File: flow/config.mk
export PLATFORM = sky130hd
export DESIGN_NAME = component
export DESIGN_NICKNAME = component
export VERILOG_FILES = /design/flow/design.v
export SDC_FILE = /design/flow/constraint.sdc
export NUM_CORES = 4
export LEC_CHECK = 0
export ABC_AREA = 1
export CAP_MARGIN = 20
export CELL_PAD_IN_SITES_DETAIL_PLACEMENT = 1
export CELL_PAD_IN_SITES_GLOBAL_PLACEMENT = 3
export CORE_MARGIN = 4
export CORE_UTILIZATION = 43
export CTS_CLUSTER_DIAMETER = 28
export GPL_ROUTABILITY_DRIVEN = 1
export GPL_TIMING_DRIVEN = 1
export MAX_ROUTING_LAYER = met4
export MIN_ROUTING_LAYER = met1
export PLACE_DENSITY = 0.94
export SETUP_SLACK_MARGIN = 0.88
export SLEW_MARGIN = 30
export TNS_END_PERCENT = 55
File: flow/constraint.sdc
create_clock -name core_clock -period 17.8 [get_ports {clk}]
set_input_delay 3.5600 -clock core_clock [delete_from_list [all_inputs] [get_ports {clk}]]
set_output_delay 3.5600 -clock core_clock [all_outputs]
set_load 0.01 [all_outputs]
File: flow/design.v
module fifo #(
    parameter DEPTH = 32,          
    parameter DATA_WIDTH = 8,      
    parameter PTR_SIZE = 5
) (
    input  wire                   clk,
    input  wire                   rst,
    input  wire                   wr_en,
    input  wire                   re_en,
    input  wire [DATA_WIDTH-1:0]  data_in,
    output wire [DATA_WIDTH-1:0]  data_out,
    output wire                   empty,
    output wire                   full
);
    reg [DATA_WIDTH-1:0] memory [0:DEPTH-1];
    reg [PTR_SIZE-1:0] wr_ptr;
    reg [PTR_SIZE-1:0] rd_ptr;
    reg empty_reg;
    reg full_reg;
    integer i;
    wire wr_fire = wr_en && !full_reg;
    wire rd_fire = re_en && !empty_reg;
    wire [PTR_SIZE-1:0] used = wr_ptr - rd_ptr;
    always @ (posedge clk or posedge rst) begin
        if (rst)
            wr_ptr <= 0;
        else if (wr_fire)
            wr_ptr <= wr_ptr + 1;
    end
    always @ (posedge clk or posedge rst) begin
        if (rst)
            empty_reg <= 1;
        else if (wr_fire && !rd_fire)
            empty_reg <= 0;
        else if (rd_fire && !wr_fire && (used == 1))
            empty_reg <= 1;
    end
    always @ (posedge clk or posedge rst) begin
        if (rst)
            full_reg <= 0;
        else if (wr_fire && !rd_fire && (used == DEPTH - 1))
            full_reg <= 1;
        else if (rd_fire && !wr_fire)
            full_reg <= 0;
    end
    always @ (posedge clk or posedge rst) begin
        if (rst)
            rd_ptr <= 0;
        else if (rd_fire)
            rd_ptr <= rd_ptr + 1;
    end
    always @ (posedge clk or posedge rst) begin
        if (rst) begin
            for (i = 0; i < DEPTH; i = i + 1)
                memory[i] <= {DATA_WIDTH{1'b0}};
        end else if (wr_fire)
            memory[wr_ptr[$clog2(DEPTH)-1:0]] <= data_in;
    end
    assign data_out = (empty_reg) ? {DATA_WIDTH{1'bx}} : memory[rd_ptr[$clog2(DEPTH)-1:0]];
    assign empty = empty_reg;
    assign full  = full_reg;
endmodule
module multiplier #(
    parameter DATA_WIDTH    = 8,                   
    parameter PRODUCT_WIDTH = DATA_WIDTH * 2
) (
    input  wire [DATA_WIDTH-1:0] in1,         
    input  wire [DATA_WIDTH-1:0] in2,          
    output wire [PRODUCT_WIDTH-1:0] product 
);
    assign product = in1 * in2;
endmodule
module adder #(
    parameter DATA_WIDTH = 8,              
    parameter SUM_WIDTH  = DATA_WIDTH + 1   
)(
    input  wire [DATA_WIDTH-1:0] in1,        
    input  wire [DATA_WIDTH-1:0] in2,        
    output wire [SUM_WIDTH-1:0] sum          
);
    assign sum = in1 + in2;
endmodule
module component (
    input  wire         clk,
    input  wire         rst,
    input  wire [31:0]  fifo1_data_in,
    input  wire [31:0]  fifo2_data_in,
    input  wire [31:0]  fifo3_data_in,
    input  wire         fifo1_write_en,
    input  wire         fifo2_write_en,
    input  wire         fifo3_write_en,
    input  wire         fifo1_read_en,
    input  wire         fifo2_read_en,
    input  wire         fifo3_read_en,
    output wire [31:0]  result_out,
    output wire         fifo1_empty,
    output wire         fifo2_empty,
    output wire         fifo3_empty,
    output wire         fifo1_full,
    output wire         fifo2_full,
    output wire         fifo3_full
);
    wire [31:0] fifo1_data_out;
    wire [31:0] fifo2_data_out;
    wire [31:0] fifo3_data_out;
    wire [31:0] mult_result;
    fifo #(
        .DEPTH(16),
        .DATA_WIDTH(32),
        .PTR_SIZE(5)
    ) fifo1_inst (
        .clk(clk),
        .rst(rst),
        .wr_en(fifo1_write_en),
        .re_en(fifo1_read_en),
        .data_in(fifo1_data_in),
        .data_out(fifo1_data_out),
        .empty(fifo1_empty),
        .full(fifo1_full)
    );
    fifo #(
        .DEPTH(16),
        .DATA_WIDTH(32),
        .PTR_SIZE(5)
    ) fifo2_inst (
        .clk(clk),
        .rst(rst),
        .wr_en(fifo2_write_en),
        .re_en(fifo2_read_en),
        .data_in(fifo2_data_in),
        .data_out(fifo2_data_out),
        .empty(fifo2_empty),
        .full(fifo2_full)
    );
    fifo #(
        .DEPTH(16),
        .DATA_WIDTH(32),
        .PTR_SIZE(5)
    ) fifo3_inst (
        .clk(clk),
        .rst(rst),
        .wr_en(fifo3_write_en),
        .re_en(fifo3_read_en),
        .data_in(fifo3_data_in),
        .data_out(fifo3_data_out),
        .empty(fifo3_empty),
        .full(fifo3_full)
    );
    multiplier #(
        .DATA_WIDTH(32),
        .PRODUCT_WIDTH(32)
    ) mult_inst (
        .in1(fifo1_data_out),
        .in2(fifo2_data_out),
        .product(mult_result)
    );
    adder #(
        .DATA_WIDTH(32),
        .SUM_WIDTH(32)
    ) adder_inst (
        .in1(mult_result),
        .in2(fifo3_data_out),
        .sum(result_out)
    );
endmodule
File: flow/run.sh
#!/bin/bash
# the make line also repeats each setting of config.mk as NAME=value (left out here)
make -C /OpenROAD-flow-scripts/flow DESIGN_CONFIG=/design/flow/config.mk WORK_HOME=/design/flow/orfs CLKGATE_MAP_FILE= finish
==> qor.txt, run 1 <==
Gr ovfl total -> 0
Chip area -> 209000 sq um
R2R depth -> 8
Registers, synthesis -> 1572
Num CTS Buffers -> 448
Most used DFF post-synth -> dfrtp_1
Layout Skew -> 0.131 ns
Period utilisation layout -> 0.919
Mapped cell area -> 86700 sq um
Die y size -> 457 microns
Crit path depth -> 39
Core Area -> 200000 sq um
Final Max Tran Viols -> 0
Final hold violation count -> 0
Hold Path Depth -> 2
Vias in the first global route -> 81600
Area grow syn2layout -> 22.9%
Crit path DAT -> 12.79 ns
Detailed-route DRC error count -> 0
Netlist cell types -> 58
Cells in synth_stat.txt -> 10500
Synth mux share -> 0
Compound Share, Synth -> 0.121
Worst Hold Class -> reg -> reg
Late-Pin Clk Latency -> 1.00 ns
Drt wl/cell -> 25.3 microns
Clock Sinks -> 1572
RSZ-0062 raised after global routing -> no
Actual slew at the worst max-slew pin -> 1.02 ns
Worst path slowest cell -> clkinv_1
Post-synthesis sequential area ratio -> 0.454
Hold bufs inserted after CTS -> 0
Number of DRC markers in iteration 0 -> 5644
Top comb family, area -> simple AND/OR/NAND/NOR gates
Worst setup endpoint -> result_out[31]
Post-DP HPWL -> 214 mm
Vias per cell -> 5.55
Yosys warnings -> 2
Yosys stat area -> 86700 sq um
Worst rel slew slack -> 0.318
Largest area contributor in the netlist -> dfrtp_1
Reg-to-reg setup timing slack -> 14.71 ns
Adder share -> 0.125
Root Driver -> clkbuf_16
CP startpoint -> fifo2_inst.rd_ptr[0]
Clock transition at path regs -> 0.04 ns
Reg2reg start -> fifo1_inst.full_reg
Row cnt -> 164
Crit path launch type -> register
Largest net degree at the start of global routing -> 157
Initial antenna violation count -> 10
Hold path endpoint -> fifo3_inst.memory[0][8]
CP Data Required Time -> 14.24 ns
Critical-path maximum fanout -> 25
CP top delay family -> adder cells
Buffers added on ports -> 141
Post-CTS setup buffers -> 0
Synth cell count leaders -> nand2_1 (2722), dfrtp_1 (1569), nor2_1 (1380), o21ai_0 (1086), inv_1 (1017)
Asr flop ratio synth -> 1.00
Total wire length after detailed routing -> 346 mm
Crit end category -> output port
Pre-CTS setup slack -> 2.52 ns
Max-area cell share -> 0.453
CTS tree -> built
Kind of critical path -> reg -> out
# nets final -> 11400
I/O Pins -> 142
RR Endpoint -> fifo1_inst.memory[6][28]
Min Hold Slack -> 0.480 ns
Buf+Inv Stages, Crit Path -> 11
Htree depth -> 5
Width of the chip -> 457 microns
Post-CTS resize count -> 0
Gpl congestion -> 0.866
Syn Area/Cell -> 8.22 sq um
Top cells, area -> dfrtp_1 (45%), nand2_1 (12%), fa_1 (10%)
Status -> complete, no violations
FP Util -> 0.433
First-pass GRT wire length -> 520 mm
EDFF count, synth -> 0
Via total after detailed routing -> 76000
Worst path max stage delay -> 0.75 ns
Min Tclk post-route -> 16.35 ns
Setup TNS -> 0 ns
Tool warnings -> 59
Syn Inst Count -> 10500
Total track usage -> 0.338
CTS max path bufs -> 4
Syn_nets -> 11200
Setup violators final -> 0
HP Start -> fifo3_inst.memory[0][8]
Max Cap Violations -> 0
DRT Pass-1 Iters -> 7
Most common cell in the synthesized netlist -> nand2_1
PnR worst setup slack -> 1.45 ns
Simple share -> 0.217
XORs/XNORs by Area -> 0.00778
Max Clock Freq -> 61.2 MHz
Post-detailed-route count of antenna-violating nets -> 0
==> through the flow <==
step | util | instances | instance area (sq um)
2_1_floorplan | - | 10500 | 86700
3_3_place_gp | 0.452 | 12900 | 90500
3_5_place_dp | 0.453 | 12900 | 90500
4_1_cts | 0.532 | 13700 | 106000
5_1_grt | 0.532 | 13700 | 107000
6_report | 0.532 | 13700 | 107000
==> routing by layer <==
| metal | vias to the layer above | global-route usage | part of all wire |
|---|---|---|---|
| met2 | 2093 | 0.542 | 0.48 |
| met3 | 583 | 0.0514 | 0.056 |
| li1 | 33800 | - | - |
| met4 | 0 | 0.101 | 0.029 |
| met5 | - | - | 0 |
| met1 | 39500 | 0.447 | 0.44 |
==> final cells by class <==
class / instances / area, sq um
clock buffers: 594 / 12600
well taps: 2656 / 3320
diodes: 8 / 20.0
inverters: 1049 / 3960
flip-flops and latches: 1572 / 39300
clock inverters: 218 / 3170
fillers: 23200 / 93600
repair buffers: 311 / 2840
multi-input cells: 7295 / 41200
==> inputs of run 2 (changes only) <==
ABC_AREA = unset   (was 1)
CELL_PAD_IN_SITES_DETAIL_PLACEMENT = unset   (was 1)
CELL_PAD_IN_SITES_GLOBAL_PLACEMENT = unset   (was 3)
CORE_MARGIN = 2   (was 4)
CORE_UTILIZATION = 58   (was 43)
CTS_CLUSTER_DIAMETER = 38   (was 28)
CTS_CLUSTER_SIZE = 72   (was unset)
GPL_ROUTABILITY_DRIVEN = unset   (was 1)
GPL_TIMING_DRIVEN = unset   (was 1)
MIN_ROUTING_LAYER = unset   (was met1)
PLACE_DENSITY = 0.6   (was 0.94)
SETUP_SLACK_MARGIN = unset   (was 0.88)
SLEW_MARGIN = 20   (was 30)
TNS_END_PERCENT = 5   (was 55)
clock period = 7.5 ns   (was 17.8 ns; I/O delays follow)
==> run 2 against run 1 <==
Now fails the layout checks on negative setup slack. Wire length down 20%. Die area down 27%. Largest cell class unchanged. First-iteration DRC count is 0.46% lower. Clock skew is 0.028 ns lower. Critical path depth decreased by 3.
==> qor.txt, run 2 <==
Netlist cell types -> 96 (was 58)
Most common cell in the synthesized netlist -> dfrtp_1 (was nand2_1)
CP Data Required Time -> 6.00 ns (was 14.24 ns)
Htree depth -> 4 (was 5)
Kind of critical path -> reg -> out (unchanged)
Buffers added on ports -> 141 (unchanged)
Synth mux share -> 0.213 (was 0)
Vias per cell -> 6.25 (was 5.55)
Detailed-route DRC error count -> 0 (unchanged)
Core Area -> 148000 sq um (was 200000 sq um)
Most used DFF post-synth -> dfrtp_1 (unchanged)
Mapped cell area -> 86800 sq um (was 86700 sq um)
Actual slew at the worst max-slew pin -> 1.16 ns (was 1.02 ns)
Max Cap Violations -> 0 (unchanged)
Max layer used -> met4 (unchanged)
Non-filler cells, final -> 9930 (was 13700)
Syn_nets -> 7810 (was 11200)
Vias in the first global route -> 64400 (was 81600)
Total wire length after detailed routing -> 276 mm (was 346 mm)
# fillers -> 10700 (was 23200)
# nets final -> 8491 (was 11400)
Drt wl/cell -> 27.8 microns (was 25.3 microns)
Syn Inst Count -> 7105 (was 10500)
Final Max Tran Viols -> 0 (unchanged)
Number of DRC markers in iteration 0 -> 5618 (was 5644)
Simple share -> 0.0624 (was 0.217)
I/O Pins -> 142 (unchanged)
Initial antenna violation count -> 8 (was 10)
Width of the chip -> 391 microns (was 457 microns)
Critical-path maximum fanout -> 13 (was 25)
WL met2 -> 130 mm (was 164 mm)
Layout Skew -> 0.103 ns (was 0.131 ns)
Setup TNS -> -78.43 ns (was 0 ns)
Chip area -> 153000 sq um (was 209000 sq um)
Num CTS Buffers -> 232 (was 448)
Setup violators final -> 28 (was 0)
Pre-CTS setup slack -> -3.94 ns (was 2.52 ns)
Final hold violation count -> 0 (unchanged)
RR Endpoint -> fifo2_inst.memory[15][28] (was fifo1_inst.memory[6][28])
Min Tclk post-route -> 11.46 ns
Max Clock Freq -> 87.2 MHz
Clock Sinks -> 1572 (unchanged)
Late-Pin Clk Latency -> 0.87 ns (was 1.00 ns)
Crit end category -> output port (unchanged)
Top cells, area -> dfrtp_1 (45%), mux2_2 (20%), fa_1 (10%) (was dfrtp_1 (45%), nand2_1 (12%), fa_1 (10%))
First-pass GRT wire length -> 416 mm (was 520 mm)
Largest net degree at the start of global routing -> 194 (was 157)
Hold path endpoint -> fifo3_inst.wr_ptr[4] (was fifo3_inst.memory[0][8])
Worst Hold Class -> reg -> reg (unchanged)
Post-detailed-route count of antenna-violating nets -> 0 (unchanged)
Hold bufs inserted after CTS -> 0 (unchanged)
Fin area -> 105000 sq um (was 107000 sq um)
RSZ-0062 raised after global routing -> yes (was no)
Cells in synth_stat.txt -> 7105 (was 10500)
Post-synthesis sequential area ratio -> 0.453 (was 0.454)
Crit path launch type -> register (unchanged)
Reg-to-reg setup timing slack -> 3.85 ns (was 14.71 ns)
XORs/XNORs by Area -> 0.0127 (was 0.00778)
Worst rel slew slack -> 0.226 (was 0.318)
Top comb family, area -> multiplexers (was simple AND/OR/NAND/NOR gates)
Asr flop ratio synth -> 1.00 (unchanged)
Max-area cell share -> 0.453 (about the same)
Min Hold Slack -> 0.492 ns (was 0.480 ns)
Die y size -> 391 microns (was 457 microns)
Post-DP HPWL -> 189 mm (was 214 mm)
Crit path depth -> 36 (was 39)
Syn Area/Cell -> 12.2 sq um (was 8.22 sq um)
Worst setup endpoint -> result_out[31] (unchanged)
Worst path slowest cell -> fa_1 (was clkinv_1)
DRT Pass-1 Iters -> 7 (unchanged)
CTS tree -> built (unchanged)
CP startpoint -> fifo1_inst.rd_ptr[1] (was fifo2_inst.rd_ptr[0])
Row cnt -> 141 (was 164)
EDFF count, synth -> 0 (unchanged)
Reg2reg start -> fifo2_inst.full_reg (was fifo1_inst.full_reg)
Yosys warnings -> 2 (unchanged)
Registers, synthesis -> 1572 (unchanged)
CP top delay family -> adder cells (unchanged)
PnR worst setup slack -> -3.96 ns (was 1.45 ns)
Clock transition at path regs -> 0.05 ns (was 0.04 ns)
R2R depth -> 5 (was 8)
Crit path DAT -> 9.96 ns (was 12.79 ns)
Via total after detailed routing -> 62100 (was 76000)
Routed length on met3 -> 19.0 mm (was 19.4 mm)
Fin util -> 0.710 (was 0.532)
Met1 WL -> 117 mm (was 152 mm)
Total track usage -> 0.376 (was 0.338)
Tool warnings -> 65 (was 59)
Hold Path Depth -> 1 (was 2)
Most common cell on crit path -> xnor2_1
CTS max path bufs -> 3 (was 4)
Area after DPL -> 95700 sq um (was 90500 sq um)
Inst Count DP -> 9459 (was 12900)
HP Start -> fifo3_inst.wr_ptr[4] (was fifo3_inst.memory[0][8])
FP Util -> 0.585 (was 0.433)
Largest area contributor in the netlist -> dfrtp_1 (unchanged)
Buf+Inv Stages, Crit Path -> 11 (unchanged)
Adder share -> 0.125 (about the same)
Synth cell count leaders -> dfrtp_1 (1569), mux2_2 (1557), inv_1 (536), fa_1 (441), nor2_1 (365) (was nand2_1 (2722), dfrtp_1 (1569), nor2_1 (1380), o21ai_0 (1086), inv_1 (1017))
Gr ovfl total -> 0 (unchanged)
Yosys stat area -> 86800 sq um (was 86700 sq um)
Worst path max stage delay -> 0.53 ns (was 0.75 ns)
Gpl congestion -> 0.947 (was 0.866)
Period utilisation layout -> 1.53 (was 0.919)
Failing Checks -> negative setup slack
Compound Share, Synth -> 0.0843 (was 0.121)
Root Driver -> clkbuf_16 (unchanged)
Status -> failed layout checks (was complete, no violations)
Area grow syn2layout -> 21.3% (was 22.9%)
-- run 2: final cells by class --
cell class / instances / area, sq um / area share
multi-input cells: 4458 / 44200 / 0.420
flip-flops and latches: 1572 / 39400 / 0.374
repair buffers: 983 / 8710 / 0.0828
clock buffers: 283 / 6330 / 0.0602
well taps: 1930 / 2410 / 0.0230
clock inverters: 157 / 2160 / 0.0205
inverters: 539 / 2030 / 0.0193
diodes: 8 / 20.0 / 0.000190
-- run 2: metal layers --
metal,vias up,track usage
met5,-,-
met4,0,0.120
met3,588,0.0549
met2,2387,0.584
met1,32800,0.515
li1,26300,-
-- run 2: repair_timing --
action | CTS | global route
setup buffers | 17 | 3
setup endpoints to repair | 29 | 29
gates resized | 151 | 66
gates cloned | 2 | 0
pin swaps | 39 | 20
==> inputs of run 3 (changes only) <==
CELL_PAD_IN_SITES_DETAIL_PLACEMENT = 0   (was unset)
CORE_UTILIZATION = 72   (was 58)
CTS_CLUSTER_DIAMETER = unset   (was 38)
CTS_CLUSTER_SIZE = 52   (was 72)
GPL_ROUTABILITY_DRIVEN = 1   (was unset)
MIN_ROUTING_LAYER = met1   (was unset)
PLACE_DENSITY = unset   (was 0.6)
PLACE_DENSITY_LB_ADDON = 0.2   (was unset)
SETUP_SLACK_MARGIN = 0.88   (was unset)
SLEW_MARGIN = 30   (was 20)
TNS_END_PERCENT = unset   (was 5)
clock period = 7.35 ns   (was 7.5 ns; I/O delays follow)
==> run 3 against run 2 <==
Still fails the layout checks on negative setup slack. Cell count down 4.2%. Setup slack got worse by 0.57 ns. First-iteration DRC count is 76% higher. Count of clock-buffer cells in the layout fell by 46. Sequential cell count unchanged. Die area decreased by 19%. Clock skew fell by 0.044 ns. Cell area shrank 1.3%. Register-to-register slack better by 0.05 ns. Critical path type unchanged. Critical endpoint is now result_out[29].
==> qor.txt, run 3 <==
HP Start -> fifo2_inst.rd_ptr[4] (was fifo3_inst.wr_ptr[4])
Largest net degree at the start of global routing -> 184 (was 194)
FP Util -> 0.725 (was 0.585)
Tool warnings -> 70 (was 65)
RR Endpoint -> fifo2_inst.memory[13][21] (was fifo2_inst.memory[15][28])
PnR worst setup slack -> -4.54 ns (was -3.96 ns)
Clock Sinks -> 1572 (unchanged)
# fillers -> 5364 (was 10700)
Setup violators final -> 28 (unchanged)
Post-synthesis sequential area ratio -> 0.453 (unchanged)
Reg-to-reg setup timing slack -> 3.90 ns (was 3.85 ns)
R2R depth -> 5 (unchanged)
Cells in synth_stat.txt -> 7105 (unchanged)
Worst Hold Class -> reg -> reg (unchanged)
CP top delay family -> adder cells (unchanged)
Largest area contributor in the netlist -> dfrtp_1 (unchanged)
Final Max Tran Viols -> 0 (unchanged)
Kind of critical path -> reg -> out (unchanged)
CP Data Required Time -> 5.88 ns (was 6.00 ns)
Initial antenna violation count -> 12 (was 8)
Via total after detailed routing -> 68400 (was 62100)
Critical-path maximum fanout -> 5 (was 13)
Num CTS Buffers -> 160 (was 232)
Routed length on met3 -> 40.0 mm (was 19.0 mm)
Buf+Inv Stages, Crit Path -> 13 (was 11)
Inst Count DP -> 9093 (was 9459)
Worst path slowest cell -> fa_2 (was fa_1)
Most common cell in the synthesized netlist -> dfrtp_1 (unchanged)
Syn_nets -> 7810 (unchanged)
Number of DRC markers in iteration 0 -> 9886 (was 5618)
Simple share -> 0.0624 (unchanged)
Hold bufs inserted after CTS -> 0 (unchanged)
Detailed-route DRC error count -> 0 (unchanged)
Hold Path Depth -> 1 (unchanged)
XORs/XNORs by Area -> 0.0127 (unchanged)
Late-Pin Clk Latency -> 0.86 ns (was 0.87 ns)
CTS tree -> built (unchanged)
Max Cap Violations -> 0 (unchanged)
Yosys stat area -> 86800 sq um (unchanged)
CTS max path bufs -> 3 (unchanged)
WL met2 -> 137 mm (was 130 mm)
Min Hold Slack -> 0.490 ns (was 0.492 ns)
Row cnt -> 127 (was 141)
Crit path launch type -> register (unchanged)
Status -> failed layout checks (unchanged)
Worst setup endpoint -> result_out[29] (was result_out[31])
Layout Skew -> 0.0589 ns (was 0.103 ns)
Hold path endpoint -> fifo2_inst.rd_ptr[4] (was fifo3_inst.wr_ptr[4])
Crit path depth -> 39 (was 36)
Root Driver -> clkbuf_16 (unchanged)
Clock transition at path regs -> 0.08 ns (was 0.05 ns)
DRT Pass-1 Iters -> 9 (was 7)
Core Area -> 120000 sq um (was 148000 sq um)
RSZ-0062 raised after global routing -> yes (unchanged)
First-pass GRT wire length -> 450 mm (was 416 mm)
Max Clock Freq -> 84.1 MHz
Chip area -> 123000 sq um (was 153000 sq um)
Final hold violation count -> 0 (unchanged)
Worst path max stage delay -> 0.59 ns (was 0.53 ns)
Non-filler cells, final -> 9514 (was 9930)
Vias per cell -> 7.19 (was 6.25)
Crit path DAT -> 10.42 ns (was 9.96 ns)
# nets final -> 8467 (was 8491)
Area grow syn2layout -> 19.7% (was 21.3%)
Period utilisation layout -> 1.62 (was 1.53)
I/O Pins -> 142 (unchanged)
Die y size -> 351 microns (was 391 microns)
Most common cell on crit path -> fa_1 (was xnor2_1)
Total track usage -> 0.508 (was 0.376)
Gpl congestion -> 1.04 (was 0.947)
Buffers added on ports -> 141 (unchanged)
EDFF count, synth -> 0 (unchanged)
Top comb family, area -> multiplexers (unchanged)
Mapped cell area -> 86800 sq um (unchanged)
Vias in the first global route -> 72500 (was 64400)
Width of the chip -> 351 microns (was 391 microns)
Most used DFF post-synth -> dfrtp_1 (unchanged)
Total wire length after detailed routing -> 307 mm (was 276 mm)
Syn Inst Count -> 7105 (unchanged)
Gr ovfl total -> 0 (unchanged)
Syn Area/Cell -> 12.2 sq um (unchanged)
Compound Share, Synth -> 0.0843 (unchanged)
Adder share -> 0.125 (unchanged)
Worst rel slew slack -> 0.326 (was 0.226)
Crit end category -> output port (unchanged)
Yosys warnings -> 2 (unchanged)
Max layer used -> met4 (unchanged)
Post-DP HPWL -> 186 mm (was 189 mm)
Asr flop ratio synth -> 1.00 (unchanged)
Pre-CTS setup slack -> -4.04 ns (was -3.94 ns)
Htree depth -> 4 (unchanged)
Synth mux share -> 0.213 (unchanged)
Post-detailed-route count of antenna-violating nets -> 0 (unchanged)
Drt wl/cell -> 32.3 microns (was 27.8 microns)
Met1 WL -> 102 mm (was 117 mm)
Max-area cell share -> 0.453 (unchanged)
Registers, synthesis -> 1572 (unchanged)
Reg2reg start -> fifo2_inst.full_reg (unchanged)
Failing Checks -> negative setup slack (unchanged)
Synth cell count leaders -> dfrtp_1 (1569), mux2_2 (1557), inv_1 (536), fa_1 (441), nor2_1 (365) (unchanged)
Min Tclk post-route -> 11.89 ns
Actual slew at the worst max-slew pin -> 1.01 ns (was 1.16 ns)
CP startpoint -> fifo1_inst.rd_ptr[0] (was fifo1_inst.rd_ptr[1])
Netlist cell types -> 96 (unchanged)
Top cells, area -> dfrtp_1 (45%), mux2_2 (20%), fa_1 (10%) (unchanged)
==> run 3: metal layers <==
| layer | vias up | track usage |
|---|---|---|
| met5 | - | - |
| met4 | 0 | 0.368 |
| met3 | 2337 | 0.149 |
| met2 | 6000 | 0.747 |
| met1 | 34000 | 0.600 |
| li1 | 26100 | - |
==> run 3: final cells by class <==
cell class	instances	area [sq um]	area share
repair buffers	1031	9510	0.0915
clock buffers	237	4670	0.0450
inverters	539	2040	0.0197
multi-input cells	4458	45500	0.438
clock inverters	52	717	0.00690
well taps	1612	2020	0.0194
diodes	13	32.5	0.000313
flip-flops and latches	1572	39400	0.379
==> run 3: repair_timing <==
action / 4_1_cts / 5_1_grt
setup buffers: 103 / 11
setup endpoints to repair: 31 / 31
pin swaps: 249 / 64
gates resized: 652 / 88
gates cloned: 3 / 0
==> run 3: per-stage QoR <==
stage | cell area, sq um | TNS (ns) | utilization
global placement | 94800 | -68.28 | 0.792
floorplan | 86800 | - | -
CTS | 103000 | -72.47 | 0.863
detailed placement | 94800 | -72.52 | 0.792
finish | 104000 | -87.93 | 0.868
global route | 104000 | -90.83 | 0.868
==> inputs of run 4 (changes only) <==
HOLD_SLACK_MARGIN = -0.09   (was unset)
SETUP_SLACK_MARGIN = 1.9   (was 0.88)
TNS_END_PERCENT = 40   (was unset)
clock period = 7.21 ns   (was 7.35 ns; I/O delays follow)
==> run 4 against run 3 <==
The layout still fails its checks (negative setup slack). Count of clock-buffer cells in the layout decreased by 7. Synthesized area is the same. Critical path depth down 1. Clock skew fell by 0.0083 ns. Cell count is essentially flat. Synthesized cell count is the same. Wire length is 3.5% lower. Register-to-register slack gained 0.08 ns. First-iteration DRC count shrank 7.8%. Sequential share of layout area is 0.31 points higher. Critical endpoint unchanged. Largest cell class unchanged.
==> qor.txt, run 4 <==
Syn Area/Cell -> 12.2 sq um (unchanged)
Non-filler cells, final -> 9509 (was 9514)
Synth cell count leaders -> dfrtp_1 (1569), mux2_2 (1557), inv_1 (536), fa_1 (441), nor2_1 (365) (unchanged)
Min Hold Slack -> 0.490 ns (about the same)
Most used DFF post-synth -> dfrtp_1 (unchanged)
Netlist cell types -> 96 (unchanged)
EDFF count, synth -> 0 (unchanged)
Tool warnings -> 75 (was 70)
Mapped cell area -> 86800 sq um (unchanged)
Total wire length after detailed routing -> 297 mm (was 307 mm)
Buffers added on ports -> 141 (unchanged)
Met1 WL -> 99.3 mm (was 102 mm)
CP startpoint -> fifo2_inst.rd_ptr[0] (was fifo1_inst.rd_ptr[0])
Width of the chip -> 351 microns (unchanged)
R2R depth -> 5 (unchanged)
Top comb family, area -> multiplexers (unchanged)
Buf+Inv Stages, Crit Path -> 13 (unchanged)
Yosys stat area -> 86800 sq um (unchanged)
Initial antenna violation count -> 18 (was 12)
Pre-CTS setup slack -> -4.23 ns (was -4.04 ns)
Worst rel slew slack -> 0.288 (was 0.326)
Hold path endpoint -> fifo3_inst.rd_ptr[4] (was fifo2_inst.rd_ptr[4])
PnR worst setup slack -> -4.48 ns (was -4.54 ns)
Crit path DAT -> 10.25 ns (was 10.42 ns)
Yosys warnings -> 2 (unchanged)
Setup violators final -> 28 (unchanged)
Kind of critical path -> reg -> out (unchanged)
Post-DP HPWL -> 183 mm (was 186 mm)
HP Start -> fifo3_inst.rd_ptr[4] (was fifo2_inst.rd_ptr[4])
Gr ovfl total -> 0 (unchanged)
Most common cell in the synthesized netlist -> dfrtp_1 (unchanged)
Drt wl/cell -> 31.2 microns (was 32.3 microns)
XORs/XNORs by Area -> 0.0127 (unchanged)
Row cnt -> 127 (unchanged)
Top cells, area -> dfrtp_1 (45%), mux2_2 (20%), fa_1 (10%) (unchanged)
Chip area -> 123000 sq um (unchanged)
Largest area contributor in the netlist -> dfrtp_1 (unchanged)
Most common cell on crit path -> fa_1 (unchanged)
Syn_nets -> 7810 (unchanged)
Crit path launch type -> register (unchanged)
Syn Inst Count -> 7105 (unchanged)
CTS tree -> built (unchanged)
Crit end category -> output port (unchanged)
Num CTS Buffers -> 158 (was 160)
Worst path max stage delay -> 0.54 ns (was 0.59 ns)
CTS max path bufs -> 3 (unchanged)
Gpl congestion -> 1.01 (was 1.04)
FP Util -> 0.725 (unchanged)
Vias per cell -> 7.06 (was 7.19)
Asr flop ratio synth -> 1.00 (unchanged)
Max-area cell share -> 0.453 (unchanged)
I/O Pins -> 142 (unchanged)
Via total after detailed routing -> 67200 (was 68400)
Final hold violation count -> 0 (unchanged)
Registers, synthesis -> 1572 (unchanged)
Layout Skew -> 0.0507 ns (was 0.0589 ns)
Critical-path maximum fanout -> 7 (was 5)
CP Data Required Time -> 5.77 ns (was 5.88 ns)
Failing Checks -> negative setup slack (unchanged)
Die y size -> 351 microns (unchanged)
RR Endpoint -> fifo3_inst.memory[2][16] (was fifo2_inst.memory[13][21])
Status -> failed layout checks (unchanged)
Inst Count DP -> 9090 (was 9093)
DRT Pass-1 Iters -> 9 (unchanged)
Crit path depth -> 38 (was 39)
# fillers -> 5426 (was 5364)
WL met2 -> 135 mm (was 137 mm)
Min Tclk post-route -> 11.69 ns
Late-Pin Clk Latency -> 0.85 ns (was 0.86 ns)
Worst setup endpoint -> result_out[29] (unchanged)
Vias in the first global route -> 71200 (was 72500)
Final Max Tran Viols -> 0 (unchanged)
Simple share -> 0.0624 (unchanged)
Detailed-route DRC error count -> 0 (unchanged)
Synth mux share -> 0.213 (unchanged)
Clock Sinks -> 1572 (unchanged)
Area grow syn2layout -> 18.7% (was 19.7%)
Cells in synth_stat.txt -> 7105 (unchanged)
Total track usage -> 0.493 (was 0.508)
RSZ-0062 raised after global routing -> yes (unchanged)
Post-synthesis sequential area ratio -> 0.453 (unchanged)
Routed length on met3 -> 37.2 mm (was 40.0 mm)
Hold Path Depth -> 1 (unchanged)
Adder share -> 0.125 (unchanged)
Post-detailed-route count of antenna-violating nets -> 0 (unchanged)
Max Clock Freq -> 85.5 MHz
Worst path slowest cell -> fa_1 (was fa_2)
Reg2reg start -> fifo3_inst.full_reg (was fifo2_inst.full_reg)
CP top delay family -> adder cells (unchanged)
Reg-to-reg setup timing slack -> 3.98 ns (was 3.90 ns)
Core Area -> 120000 sq um (unchanged)
Compound Share, Synth -> 0.0843 (unchanged)
Period utilisation layout -> 1.62 (about the same)
Htree depth -> 4 (unchanged)
# nets final -> 8462 (was 8467)
Root Driver -> clkbuf_16 (unchanged)
First-pass GRT wire length -> 438 mm (was 450 mm)
Largest net degree at the start of global routing -> 177 (was 184)
Worst Hold Class -> reg -> reg (unchanged)
Actual slew at the worst max-slew pin -> 1.06 ns (was 1.01 ns)
Number of DRC markers in iteration 0 -> 9118 (was 9886)
Max layer used -> met4 (unchanged)
Clock transition at path regs -> 0.06 ns (was 0.08 ns)
Max Cap Violations -> 0 (unchanged)
==> run 4: final cells by class <==
cell class,count,area (sq um),area share
diodes,22,55.1,0.000534
clock buffers,230,4600,0.0446
clock inverters,48,627,0.00608
inverters,539,2030,0.0197
multi-input cells,4458,45100,0.438
flip-flops and latches,1572,39400,0.382
well taps,1612,2020,0.0196
repair buffers,1028,9260,0.0899
==> run 4: per-stage QoR <==
stage	area, sq um	TNS (ns)	util
global route	103000	-94.18	0.861
global placement	94600	-73.01	0.791
detailed placement	94800	-75.95	0.792
finish	103000	-89.56	0.861
floorplan	86800	-	-
CTS	102000	-79.24	0.854
==> run 4: timing repair <==
item                                   CTS  global route
gates cloned                             3             1
hold buffers                             0             0
buffers inserted                        81            32
resized                                435           111
pin swaps                              142            96
endpoints found under the hold margin    0             0
setup endpoints to repair               32            32
==> run 4: layer usage <==
layer | track usage | up-vias
met1 | 0.591 | 33800
met5 | - | -
met4 | 0.336 | 0
met2 | 0.730 | 5358
met3 | 0.137 | 1855
li1 | - | 26100
==> inputs of run 5 (changes only) <==
ABC_AREA = 1   (was unset)
CAP_MARGIN = 40   (was 20)
CORE_MARGIN = 4   (was 2)
CTS_CLUSTER_DIAMETER = 312   (was unset)
CTS_CLUSTER_SIZE = 17   (was 52)
HOLD_SLACK_MARGIN = unset   (was -0.09)
PLACE_DENSITY_LB_ADDON = 0.02   (was 0.2)
SETUP_SLACK_MARGIN = 0.88   (was 1.9)
TNS_END_PERCENT = unset   (was 40)
clock period = 15.0 ns   (was 7.21 ns; I/O delays follow)
==> run 5 against run 4 <==
Now clean on timing, DRC and antenna. Via count up 13%. Non-clock buffer count decreased by 636. Die area increased by 2.2%. Cell area is 9.5% lower. Synthesized cell count grew 48%. Critical path depth down 3. Cell count up 27%.
==> qor.txt, run 5 <==
RSZ-0062 raised after global routing -> no (was yes)
Post-DP HPWL -> 181 mm (was 183 mm)
Crit path launch type -> register (unchanged)
# fillers -> 8598 (was 5426)
Clock transition at path regs -> 0.08 ns (was 0.06 ns)
Registers, synthesis -> 1572 (unchanged)
Syn Inst Count -> 10500 (was 7105)
R2R depth -> 10 (was 5)
Root Driver -> clkbuf_16 (unchanged)
Most common cell in the synthesized netlist -> nand2_1 (was dfrtp_1)
CTS max path bufs -> 3 (unchanged)
Buf+Inv Stages, Crit Path -> 11 (was 13)
Initial antenna violation count -> 2 (was 18)
Die y size -> 355 microns (was 351 microns)
Compound Share, Synth -> 0.121 (was 0.0843)
Pre-CTS setup slack -> 1.11 ns (was -4.23 ns)
EDFF count, synth -> 0 (unchanged)
Reg2reg start -> fifo2_inst.wr_ptr[1] (was fifo3_inst.full_reg)
Yosys stat area -> 86700 sq um (was 86800 sq um)
Hold Path Depth -> 2 (was 1)
Crit path depth -> 35 (was 38)
Critical-path maximum fanout -> 30 (was 7)
Crit path DAT -> 10.89 ns (was 10.25 ns)
Cells in synth_stat.txt -> 10500 (was 7105)
# nets final -> 11100 (was 8462)
Top cells, area -> dfrtp_1 (45%), nand2_1 (12%), fa_1 (10%) (was dfrtp_1 (45%), mux2_2 (20%), fa_1 (10%))
Met1 usage in global routing -> 0.617 (was 0.591)
Yosys warnings -> 2 (unchanged)
Clock Sinks -> 1572 (unchanged)
Post-synthesis sequential area ratio -> 0.454 (was 0.453)
Max Cap Violations -> 0 (unchanged)
Crit end category -> output port (unchanged)
Total wire length after detailed routing -> 280 mm (was 297 mm)
RR Endpoint -> fifo2_inst.memory[15][16] (was fifo3_inst.memory[2][16])
Most used DFF post-synth -> dfrtp_1 (unchanged)
Area grow syn2layout -> 7.56% (was 18.7%)
Kind of critical path -> reg -> out (unchanged)
Late-Pin Clk Latency -> 0.79 ns (was 0.85 ns)
DRT Pass-1 Iters -> 9 (unchanged)
Hold bufs inserted after CTS -> 0 (unchanged)
M3 GR Usage -> 0.128 (was 0.137)
Hold path endpoint -> fifo1_inst.memory[15][13] (was fifo3_inst.rd_ptr[4])
PnR worst setup slack -> 1.11 ns (was -4.48 ns)
Row cnt -> 127 (unchanged)
Most common cell on crit path -> fa_1 (unchanged)
Via total after detailed routing -> 75900 (was 67200)
I/O Pins -> 142 (unchanged)
Width of the chip -> 355 microns (was 351 microns)
Mapped cell area -> 86700 sq um (was 86800 sq um)
Layout Skew -> 0.0698 ns (was 0.0507 ns)
Syn Area/Cell -> 8.22 sq um (was 12.2 sq um)
Post-detailed-route count of antenna-violating nets -> 0 (unchanged)
Chip area -> 126000 sq um (was 123000 sq um)
GR peak layer -> met2 (unchanged)
Worst setup endpoint -> result_out[29] (unchanged)
Area after DPL -> 89400 sq um (was 94800 sq um)
Number of DRC markers in iteration 0 -> 10500 (was 9118)
Syn_nets -> 11200 (was 7810)
HP Start -> fifo1_inst.memory[15][13] (was fifo3_inst.rd_ptr[4])
Min Tclk post-route -> 13.89 ns
Detailed-route DRC error count -> 0 (unchanged)
GR Util met2 -> 0.660 (was 0.730)
FP Util -> 0.724 (was 0.725)
Worst path slowest cell -> clkdlybuf4s50_1 (was fa_1)
Netlist cell types -> 58 (was 96)
CP startpoint -> fifo2_inst.rd_ptr[3] (was fifo2_inst.rd_ptr[0])
Top comb family, area -> simple AND/OR/NAND/NOR gates (was multiplexers)
Gr ovfl total -> 0 (unchanged)
Simple share -> 0.217 (was 0.0624)
XORs/XNORs by Area -> 0.00778 (was 0.0127)
Adder share -> 0.125 (about the same)
Period utilisation layout -> 0.926 (was 1.62)
Total track usage -> 0.459 (was 0.493)
Max-area cell share -> 0.453 (about the same)
Actual slew at the worst max-slew pin -> 0.999 ns (was 1.06 ns)
CP top delay family -> adder cells (unchanged)
Fin area -> 93200 sq um (was 103000 sq um)
CTS tree -> built (unchanged)
Vias in the first global route -> 74400 (was 71200)
Synth cell count leaders -> nand2_1 (2722), dfrtp_1 (1569), nor2_1 (1380), o21ai_0 (1086), inv_1 (1017) (was dfrtp_1 (1569), mux2_2 (1557), inv_1 (536), fa_1 (441), nor2_1 (365))
Worst Hold Class -> reg -> reg (unchanged)
Status -> complete, no violations (was failed layout checks)
Reg-to-reg setup timing slack -> 12.01 ns (was 3.98 ns)
Htree depth -> 3 (was 4)
Reg area -> 39300 sq um (was 39400 sq um)
Worst path max stage delay -> 0.60 ns (was 0.54 ns)
Max Clock Freq -> 72.0 MHz
Largest net degree at the start of global routing -> 176 (was 177)
Tool warnings -> 64 (was 75)
Logic cell area -> 41300 sq um (was 45100 sq um)
Synth mux share -> 0 (was 0.213)
Setup TNS -> 0 ns (was -89.56 ns)
Buffers added on ports -> 141 (unchanged)
Final hold violation count -> 0 (unchanged)
Setup violators final -> 0 (was 28)
Vias per cell -> 6.29 (was 7.06)
Asr flop ratio synth -> 1.00 (unchanged)
CP Data Required Time -> 12.00 ns (was 5.77 ns)
First-pass GRT wire length -> 430 mm (was 438 mm)
Final Max Tran Viols -> 0 (unchanged)
Num CTS Buffers -> 102 (was 158)
Drt wl/cell -> 23.2 microns (was 31.2 microns)
Largest area contributor in the netlist -> dfrtp_1 (unchanged)
Core Area -> 120000 sq um (unchanged)
Worst rel slew slack -> 0.334 (was 0.288)
Gpl congestion -> 0.971 (was 1.01)
## run 5: area by class of cell
| type | instances | area share |
|---|---|---|
| multi-input cells | 7296 | 0.443 |
| repair buffers | 392 | 0.0407 |
| clock inverters | 5 | 0.00107 |
| flip-flops and latches | 1572 | 0.422 |
| clock buffers | 136 | 0.0290 |
| inverters | 1049 | 0.0430 |
| diodes | 2 | 0.0000537 |
| well taps | 1612 | 0.0216 |
## run 5: through the flow
step	cells	hold WS [ns]	utilization
finish	12100	0.487	0.779
floorplan	10500	0.448	-
detailed placement	11900	0.469	0.747
global route	12100	0.499	0.779
CTS	12000	0.488	0.771
global placement	11800	0.463	0.746
## run 5: per-layer routing
layer	routed length, microns	vias up
met5	0	-
met4	15900	0
met3	40500	1059
met2	121000	5346
met1	102000	36600
li1	-	33000
## run 5: timing repair
action,4_1_cts,5_1_grt
hold endpoints to repair,0,0
buffers inserted,2,42
cloned,0,1
pin swaps,1,10
gates resized,3,58
setup endpoints to repair,7,6
==> inputs of run 6 (changes only) <==
ABC_AREA = unset   (was 1)
CAP_MARGIN = 20   (was 40)
CELL_PAD_IN_SITES_DETAIL_PLACEMENT = unset   (was 0)
CORE_ASPECT_RATIO = 0.6   (was unset)
CORE_MARGIN = 2   (was 4)
CORE_UTILIZATION = 40   (was 72)
CTS_CLUSTER_DIAMETER = unset   (was 312)
CTS_CLUSTER_SIZE = unset   (was 17)
GPL_ROUTABILITY_DRIVEN = unset   (was 1)
GPL_TIMING_DRIVEN = 1   (was unset)
MAX_ROUTING_LAYER = unset   (was met4)
MIN_ROUTING_LAYER = unset   (was met1)
PLACE_DENSITY_LB_ADDON = unset   (was 0.02)
SETUP_SLACK_MARGIN = unset   (was 0.88)
SLEW_MARGIN = 20   (was 30)
TNS_END_PERCENT = 5   (was unset)
clock period = 11.5 ns   (was 15.0 ns; I/O delays follow)
==> run 6 against run 5 <==
Now fails the layout checks on negative setup slack. Clock skew fell by 0.0013 ns. Register-to-register slack lost 4.1 ns. Via count decreased by 19%. Sequential share of layout area is 4.1 points lower. Cell count decreased by 11%. First-iteration DRC count decreased by 38%. Sequential cell count did not move. Synthesized cell count shrank 33%. Global-route usage shrank 19 points. Critical path type unchanged. Critical endpoint unchanged. Highest routed layer is now met5.
==> qor.txt, run 6 <==
Status -> failed layout checks (was complete, no violations)
Failing Checks -> negative setup slack
Chip area -> 221000 sq um (was 126000 sq um)
Fin util -> 0.479 (was 0.779)
PnR worst setup slack -> -0.595 ns (was 1.11 ns)
Period utilisation layout -> 1.05 (was 0.926)
Yosys stat area -> 86800 sq um (was 86700 sq um)
Tool warnings -> 60 (was 64)
EDFF count, synth -> 0 (unchanged)
CTS tree -> built (unchanged)
CP startpoint -> fifo1_inst.rd_ptr[1] (was fifo2_inst.rd_ptr[3])
Netlist cell types -> 96 (was 58)
First-pass GRT wire length -> 435 mm (was 430 mm)
CP Data Required Time -> 9.20 ns (was 12.00 ns)
Max-area cell share -> 0.453 (about the same)
Die y size -> 365 microns (was 355 microns)
Max Clock Freq -> 82.7 MHz
CTS max path bufs -> 4 (was 3)
Via total after detailed routing -> 61600 (was 75900)
Compound Share, Synth -> 0.0843 (was 0.121)
Buffers added on ports -> 141 (unchanged)
Adder share -> 0.125 (about the same)
Mapped cell area -> 86800 sq um (was 86700 sq um)
Critical-path maximum fanout -> 17 (was 30)
Post-detailed-route count of antenna-violating nets -> 0 (unchanged)
Setup violators final -> 10 (was 0)
Num CTS Buffers -> 162 (was 102)
Total wire length after detailed routing -> 295 mm (was 280 mm)
Asr flop ratio synth -> 1.00 (unchanged)
Cells in synth_stat.txt -> 7105 (was 10500)
Clock transition at path regs -> 0.07 ns (was 0.08 ns)
RR Endpoint -> fifo2_inst.memory[15][27] (was fifo2_inst.memory[15][16])
Late-Pin Clk Latency -> 0.85 ns (was 0.79 ns)
Gpl congestion -> 0.925 (was 0.971)
Detailed-route DRC error count -> 0 (unchanged)
Clock Sinks -> 1572 (unchanged)
Crit path DAT -> 9.80 ns (was 10.89 ns)
Number of DRC markers in iteration 0 -> 6531 (was 10500)
Hold Path Depth -> 1 (was 2)
Worst setup endpoint -> result_out[29] (unchanged)
# nets final -> 8407 (was 11100)
Layout Skew -> 0.0685 ns (was 0.0698 ns)
Largest net degree at the start of global routing -> 193 (was 176)
Pre-CTS setup slack -> -0.899 ns (was 1.11 ns)
Largest area contributor in the netlist -> dfrtp_1 (unchanged)
Width of the chip -> 605 microns (was 355 microns)
Crit path depth -> 38 (was 35)
FP Util -> 0.402 (was 0.724)
Area grow syn2layout -> 19.1% (was 7.56%)
Yosys warnings -> 2 (unchanged)
Crit end category -> output port (unchanged)
Max Cap Violations -> 0 (unchanged)
Actual slew at the worst max-slew pin -> 1.13 ns (was 0.999 ns)
Crit path launch type -> register (unchanged)
Post-DP HPWL -> 205 mm (was 181 mm)
Post-synthesis sequential area ratio -> 0.453 (was 0.454)
Syn_nets -> 7810 (was 11200)
Kind of critical path -> reg -> out (unchanged)
Most used DFF post-synth -> dfrtp_1 (unchanged)
# fillers -> 19200 (was 8598)
Most common cell on crit path -> fa_1 (unchanged)
Worst Hold Class -> reg -> reg (unchanged)
XORs/XNORs by Area -> 0.0127 (was 0.00778)
HP Start -> fifo1_inst.wr_ptr[4] (was fifo1_inst.memory[15][13])
Min Hold Slack -> 0.483 ns (was 0.487 ns)
Final Max Tran Viols -> 0 (unchanged)
Simple share -> 0.0624 (was 0.217)
DRT Pass-1 Iters -> 6 (was 9)
Hold path endpoint -> fifo1_inst.wr_ptr[4] (was fifo1_inst.memory[15][13])
CP top delay family -> adder cells (unchanged)
Syn Inst Count -> 7105 (was 10500)
Worst path max stage delay -> 0.60 ns (about the same)
Registers, synthesis -> 1572 (unchanged)
Core Area -> 216000 sq um (was 120000 sq um)
Synth mux share -> 0.213 (was 0)
Syn Area/Cell -> 12.2 sq um (was 8.22 sq um)
Top cells, area -> dfrtp_1 (45%), mux2_2 (20%), fa_1 (10%) (was dfrtp_1 (45%), nand2_1 (12%), fa_1 (10%))
Vias in the first global route -> 63100 (was 74400)
Worst path slowest cell -> fa_2 (was clkdlybuf4s50_1)
Total track usage -> 0.266 (was 0.459)
Htree depth -> 4 (was 3)
Top comb family, area -> multiplexers (was simple AND/OR/NAND/NOR gates)
Reg-to-reg setup timing slack -> 7.96 ns (was 12.01 ns)
Reg2reg start -> fifo2_inst.full_reg (was fifo2_inst.wr_ptr[1])
R2R depth -> 5 (was 10)
Non-filler cells, final -> 10700 (was 12100)
RSZ-0062 raised after global routing -> yes (was no)
Min Tclk post-route -> 12.10 ns
Initial antenna violation count -> 15 (was 2)
Worst rel slew slack -> 0.245 (was 0.334)
Buf+Inv Stages, Crit Path -> 15 (was 11)
Row cnt -> 132 (was 127)
Most common cell in the synthesized netlist -> dfrtp_1 (was nand2_1)
Synth cell count leaders -> dfrtp_1 (1569), mux2_2 (1557), inv_1 (536), fa_1 (441), nor2_1 (365) (was nand2_1 (2722), dfrtp_1 (1569), nor2_1 (1380), o21ai_0 (1086), inv_1 (1017))
Vias per cell -> 5.75 (was 6.29)
Gr ovfl total -> 0 (unchanged)
Inst Count DP -> 10400 (was 11900)
Final hold violation count -> 0 (unchanged)
Drt wl/cell -> 27.6 microns (was 23.2 microns)
Root Driver -> clkbuf_16 (unchanged)
I/O Pins -> 142 (unchanged)
-- run 6: per-stage QoR --
stage / area [sq um] / setup TNS [ns]
finish: 103000 / -2.80
global route: 103000 / -6.89
CTS: 103000 / -2.80
detailed placement: 96600 / -2.28
global placement: 96600 / -2.29
floorplan: 86800 / -
-- run 6: cell type report --
class / instances / area [sq um] / share of cell area
Antenna cell: 4 / 10.0 / 0.0000968
Clock buffer: 225 / 4690 / 0.0454
Clock inverter: 55 / 626 / 0.00605
Inverter: 539 / 2030 / 0.0197
Multi-Input combinational cell: 4458 / 44300 / 0.429
Sequential cell: 1572 / 39400 / 0.381
Tap cell: 2881 / 3600 / 0.0349
Timing Repair Buffer: 969 / 8700 / 0.0842
-- run 6: layer usage --
layer / part of all wire / routed length (microns) / track usage / up-vias
met5: 0.00012 / 36 / 0 / -
met4: 0.021 / 6310 / 0.0592 / 6
met3: 0.11 / 33500 / 0.0918 / 408
met2: 0.41 / 120000 / 0.367 / 2627
met1: 0.46 / 136000 / 0.398 / 32500
li1: - / - / - / 26000
-- run 6: timing repair --
item                       CTS  global route
resized                    199            77
hold buffers                 0             0
setup buffers               41            13
setup endpoints to repair   20            21
pin swaps                   90            66
==> inputs of run 7 (changes only) <==
CAP_MARGIN = 5   (was 20)
CELL_PAD_IN_SITES_DETAIL_PLACEMENT = 0   (was unset)
CORE_ASPECT_RATIO = unset   (was 0.6)
CORE_UTILIZATION = 72   (was 40)
CTS_CLUSTER_SIZE = 52   (was unset)
GPL_ROUTABILITY_DRIVEN = 1   (was unset)
GPL_TIMING_DRIVEN = unset   (was 1)
HOLD_SLACK_MARGIN = -0.09   (was unset)
MAX_ROUTING_LAYER = met4   (was unset)
MIN_ROUTING_LAYER = met1   (was unset)
PLACE_DENSITY = 0.66   (was unset)
SETUP_SLACK_MARGIN = 1.9   (was unset)
SLEW_MARGIN = 30   (was 20)
TNS_END_PERCENT = 40   (was 5)
clock period = 7.09 ns   (was 11.5 ns; I/O delays follow)
==> run 7 against run 6 <==
Still fails the layout checks on negative setup slack. Global-route usage is 20 points higher. Critical path depth is 1 lower. Register-to-register slack worse by 4.2 ns. Critical endpoint unchanged. Sequential cell count stayed put. Critical path type unchanged.
==> qor.txt, run 7 <==
Status -> failed layout checks (unchanged)
Failing Checks -> negative setup slack (unchanged)
Drt wl/cell -> 29.1 microns (was 27.6 microns)
Final hold violation count -> 0 (unchanged)
CP top delay family -> adder cells (unchanged)
PnR worst setup slack -> -4.13 ns (was -0.595 ns)
Clock Sinks -> 1572 (unchanged)
Buf+Inv Stages, Crit Path -> 12 (was 15)
Yosys stat area -> 86800 sq um (unchanged)
Hold Path Depth -> 1 (unchanged)
Tool warnings -> 71 (was 60)
Worst rel slew slack -> 0.308 (was 0.245)
First-pass GRT wire length -> 417 mm (was 435 mm)
Adder share -> 0.125 (unchanged)
Width of the chip -> 351 microns (was 605 microns)
Compound Share, Synth -> 0.0843 (unchanged)
Synth cell count leaders -> dfrtp_1 (1569), mux2_2 (1557), inv_1 (536), fa_1 (441), nor2_1 (365) (unchanged)
Syn Area/Cell -> 12.2 sq um (unchanged)
Post-detailed-route count of antenna-violating nets -> 0 (unchanged)
Crit path DAT -> 9.81 ns (was 9.80 ns)
Syn_nets -> 7810 (unchanged)
Worst path max stage delay -> 0.54 ns (was 0.60 ns)
Final Max Tran Viols -> 0 (unchanged)
CTS tree -> built (unchanged)
XORs/XNORs by Area -> 0.0127 (unchanged)
RSZ-0062 raised after global routing -> yes (unchanged)
Clock transition at path regs -> 0.06 ns (was 0.07 ns)
R2R depth -> 5 (unchanged)
Root Driver -> clkbuf_16 (unchanged)
Registers, synthesis -> 1572 (unchanged)
Synth mux share -> 0.213 (unchanged)
Setup violators final -> 28 (was 10)
Crit path launch type -> register (unchanged)
Initial antenna violation count -> 16 (was 15)
Largest area contributor in the netlist -> dfrtp_1 (unchanged)
Most common cell on crit path -> fa_1 (unchanged)
Post-DP HPWL -> 184 mm (was 205 mm)
EDFF count, synth -> 0 (unchanged)
Worst path slowest cell -> fa_1 (was fa_2)
Buffers added on ports -> 141 (unchanged)
Actual slew at the worst max-slew pin -> 1.04 ns (was 1.13 ns)
Pre-CTS setup slack -> -4.27 ns (was -0.899 ns)
Cells in synth_stat.txt -> 7105 (unchanged)
Reg area -> 39400 sq um (about the same)
Critical-path maximum fanout -> 6 (was 17)
Detailed-route DRC error count -> 0 (unchanged)
Core Area -> 120000 sq um (was 216000 sq um)
HP Start -> fifo2_inst.rd_ptr[4] (was fifo1_inst.wr_ptr[4])
FP Util -> 0.725 (was 0.402)
Kind of critical path -> reg -> out (unchanged)
Row cnt -> 127 (was 132)
Netlist cell types -> 96 (unchanged)
Max Clock Freq -> 89.1 MHz
Hold bufs inserted after CTS -> 0 (unchanged)
Crit end category -> output port (unchanged)
Top cells, area -> dfrtp_1 (45%), mux2_2 (20%), fa_1 (10%) (unchanged)
Most common cell in the synthesized netlist -> dfrtp_1 (unchanged)
Chip area -> 123000 sq um (was 221000 sq um)
Period utilisation layout -> 1.58 (was 1.05)
Late-Pin Clk Latency -> 0.82 ns (was 0.85 ns)
Max Cap Violations -> 0 (unchanged)
Yosys warnings -> 2 (unchanged)
Vias in the first global route -> 67600 (was 63100)
Total wire length after detailed routing -> 276 mm (was 295 mm)
Via total after detailed routing -> 64400 (was 61600)
Die y size -> 351 microns (was 365 microns)
Top comb family, area -> multiplexers (unchanged)
# nets final -> 8411 (was 8407)
Asr flop ratio synth -> 1.00 (unchanged)
RR Endpoint -> fifo3_inst.memory[11][11] (was fifo2_inst.memory[15][27])
Layout Skew -> 0.0202 ns (was 0.0685 ns)
Gr ovfl total -> 0 (unchanged)
Num CTS Buffers -> 158 (was 162)
DRT Pass-1 Iters -> 9 (was 6)
Number of DRC markers in iteration 0 -> 7530 (was 6531)
Most used DFF post-synth -> dfrtp_1 (unchanged)
Largest net degree at the start of global routing -> 174 (was 193)
Total track usage -> 0.468 (was 0.266)
# fillers -> 6157 (was 19200)
Mapped cell area -> 86800 sq um (unchanged)
Crit path depth -> 37 (was 38)
Reg-to-reg setup timing slack -> 3.80 ns (was 7.96 ns)
Syn Inst Count -> 7105 (unchanged)
Logic cell area -> 44500 sq um (was 44300 sq um)
Reg2reg start -> fifo3_inst.full_reg (was fifo2_inst.full_reg)
Post-synthesis sequential area ratio -> 0.453 (unchanged)
CTS max path bufs -> 3 (was 4)
Gpl congestion -> 1.07 (was 0.925)
CP startpoint -> fifo1_inst.rd_ptr[1] (unchanged)
Worst setup endpoint -> result_out[29] (unchanged)
Max-area cell share -> 0.453 (unchanged)
Htree depth -> 4 (unchanged)
Min Tclk post-route -> 11.22 ns
Area grow syn2layout -> 17.6% (was 19.1%)
Simple share -> 0.0624 (unchanged)
Hold path endpoint -> fifo2_inst.rd_ptr[4] (was fifo1_inst.wr_ptr[4])
Vias per cell -> 6.81 (was 5.75)
I/O Pins -> 142 (unchanged)
CP Data Required Time -> 5.67 ns (was 9.20 ns)
Worst Hold Class -> reg -> reg (unchanged)
-- run 7: timing repair --
action | 4_1_cts | 5_1_grt
buffers inserted | 53 | 3
gates resized | 286 | 45
cloned | 1 | 0
pin swaps | 100 | 16
endpoints found under the setup margin | 32 | 32
-- run 7: metrics by stage --
stage,TNS (ns),hold WS [ns],utilization,instance area [sq um],cells
finish,-86.66,0.489,0.853,102000,9462
global route,-93.65,0.512,0.853,102000,9461
CTS,-86.05,0.491,0.850,102000,9439
detailed placement,-76.76,0.482,0.794,95000,9099
global placement,-74.60,0.475,0.793,94800,9092
floorplan,-,0.462,-,86800,7105
-- run 7: cell type report --
type                       count  area share
sequential                  1572       0.386
tap                         1612      0.0198
clock inverter                52     0.00699
antenna                       18    0.000441
inverter                     539      0.0199
multi-input combinational   4458       0.436
clock buffer                 234      0.0455
timing repair buffer         977      0.0862
-- run 7: layer usage --
| metal | GRT usage | up-vias | part of all wire |
|---|---|---|---|
| met5 | - | - | 0 |
| li1 | - | 26000 | - |
| met3 | 0.125 | 1214 | 0.11 |
| met2 | 0.691 | 4153 | 0.46 |
| met1 | 0.594 | 33000 | 0.37 |
| met4 | 0.253 | 0 | 0.063 |
==> inputs of run 8 (changes only) <==
CAP_MARGIN = 20   (was 5)
CELL_PAD_IN_SITES_DETAIL_PLACEMENT = unset   (was 0)
CORE_UTILIZATION = 10   (was 72)
CTS_CLUSTER_SIZE = unset   (was 52)
GPL_ROUTABILITY_DRIVEN = unset   (was 1)
HOLD_SLACK_MARGIN = unset   (was -0.09)
MAX_ROUTING_LAYER = unset   (was met4)
MIN_ROUTING_LAYER = unset   (was met1)
PLACE_DENSITY = 0.6   (was 0.66)
SETUP_SLACK_MARGIN = unset   (was 1.9)
SLEW_MARGIN = 20   (was 30)
TNS_END_PERCENT = unset   (was 40)
clock period = 15.2 ns   (was 7.09 ns; I/O delays follow)
==> run 8 against run 7 <==
Now clean on timing, DRC and antenna. Register-to-register slack gained 7.8 ns. Cell area grew 5.9%. Sequential share of layout area shrank 2.1 points. Critical path depth shrank 7. Wire length grew 9.8%. Critical endpoint is now result_out[28]. Largest cell class unchanged. Highest routed layer is now met5.
==> qor.txt, run 8 <==
Chip area -> 875000 sq um (was 123000 sq um)
Actual slew at the worst max-slew pin -> 1.20 ns (was 1.04 ns)
Row cnt -> 342 (was 127)
Crit path DAT -> 11.64 ns (was 9.81 ns)
Min Tclk post-route -> 14.68 ns
Via total after detailed routing -> 58800 (was 64400)
Top comb family, area -> multiplexers (unchanged)
Root Driver -> clkbuf_16 (unchanged)
R2R depth -> 5 (unchanged)
Total track usage -> 0.0666 (was 0.468)
Cells in synth_stat.txt -> 7105 (unchanged)
Final Max Tran Viols -> 0 (unchanged)
FP Util -> 0.100 (was 0.725)
Gpl congestion -> 0.830 (was 1.07)
Compound Share, Synth -> 0.0843 (unchanged)
CP top delay family -> adder cells (unchanged)
Registers, synthesis -> 1572 (unchanged)
Crit path depth -> 30 (was 37)
First-pass GRT wire length -> 438 mm (was 417 mm)
Pre-CTS setup slack -> 1.24 ns (was -4.27 ns)
Most used DFF post-synth -> dfrtp_1 (unchanged)
Syn Area/Cell -> 12.2 sq um (unchanged)
Inst Count DP -> 18400 (was 9099)
HP Start -> fifo3_inst.wr_ptr[4] (was fifo2_inst.rd_ptr[4])
CP startpoint -> fifo1_inst.rd_ptr[1] (unchanged)
Synth mux share -> 0.213 (unchanged)
Total wire length after detailed routing -> 303 mm (was 276 mm)
Num CTS Buffers -> 170 (was 158)
Adder share -> 0.125 (unchanged)
Max Cap Violations -> 0 (unchanged)
Tool warnings -> 61 (was 71)
Max Clock Freq -> 68.1 MHz
Crit end category -> output port (unchanged)
PnR worst setup slack -> 0.520 ns (was -4.13 ns)
Width of the chip -> 935 microns (was 351 microns)
Die y size -> 935 microns (was 351 microns)
EDFF count, synth -> 0 (unchanged)
Hold path endpoint -> fifo3_inst.wr_ptr[4] (was fifo2_inst.rd_ptr[4])
I/O Pins -> 142 (unchanged)
Worst path max stage delay -> 0.78 ns (was 0.54 ns)
Simple share -> 0.0624 (unchanged)
Area grow syn2layout -> 24.5% (was 17.6%)
Vias in the first global route -> 60800 (was 67600)
Detailed-route DRC error count -> 0 (unchanged)
CP Data Required Time -> 12.16 ns (was 5.67 ns)
Syn Inst Count -> 7105 (unchanged)
Initial antenna violation count -> 98 (was 16)
Number of DRC markers in iteration 0 -> 5443 (was 7530)
Late-Pin Clk Latency -> 0.86 ns (was 0.82 ns)
Status -> complete, no violations (was failed layout checks)
Worst Hold Class -> reg -> reg (unchanged)
Post-detailed-route count of antenna-violating nets -> 0 (unchanged)
Hold bufs inserted after CTS -> 0 (unchanged)
Netlist cell types -> 96 (unchanged)
Worst rel slew slack -> 0.193 (was 0.308)
Layout Skew -> 0.103 ns (was 0.0202 ns)
Syn_nets -> 7810 (unchanged)
Max-area cell share -> 0.453 (unchanged)
Hold Path Depth -> 1 (unchanged)
Synth cell count leaders -> dfrtp_1 (1569), mux2_2 (1557), inv_1 (536), fa_1 (441), nor2_1 (365) (unchanged)
DRT Pass-1 Iters -> 6 (was 9)
Largest net degree at the start of global routing -> 185 (was 174)
Largest area contributor in the netlist -> dfrtp_1 (unchanged)
Yosys warnings -> 2 (unchanged)
Non-filler cells, final -> 18700 (was 9462)
[run 8: metrics by stage]
stage                util  instance area (sq um)
CTS                 0.125                 108000
global route        0.125                 108000
global placement    0.118                 102000
detailed placement  0.118                 103000
finish              0.125                 108000
floorplan               -                  86800
[run 8: per-layer routing]
| metal | track usage | wire length (microns) | vias up |
|---|---|---|---|
| met1 | 0.0866 | 128000 | 31300 |
| li1 | - | - | 24800 |
| met3 | 0.0190 | 26200 | 546 |
| met5 | 0 | 276 | - |
| met4 | 0.0186 | 9190 | 44 |
| met2 | 0.107 | 139000 | 2112 |
[run 8: final cells by class]
type	count	area, sq um
multi-input cells	4458	43700
flip-flops and latches	1572	39400
clock buffers	243	4920
fillers	97700	758000
well taps	11500	14400
repair buffers	340	3120
inverters	539	2030
clock inverters	44	439
diodes	20	50.0
[run 8: timing repair]
item / in CTS / in global routing
buffers inserted: 0 / 2
gates resized: 0 / 3
endpoints found under the hold margin: 0 / 0
endpoints found under the setup margin: 0 / 3
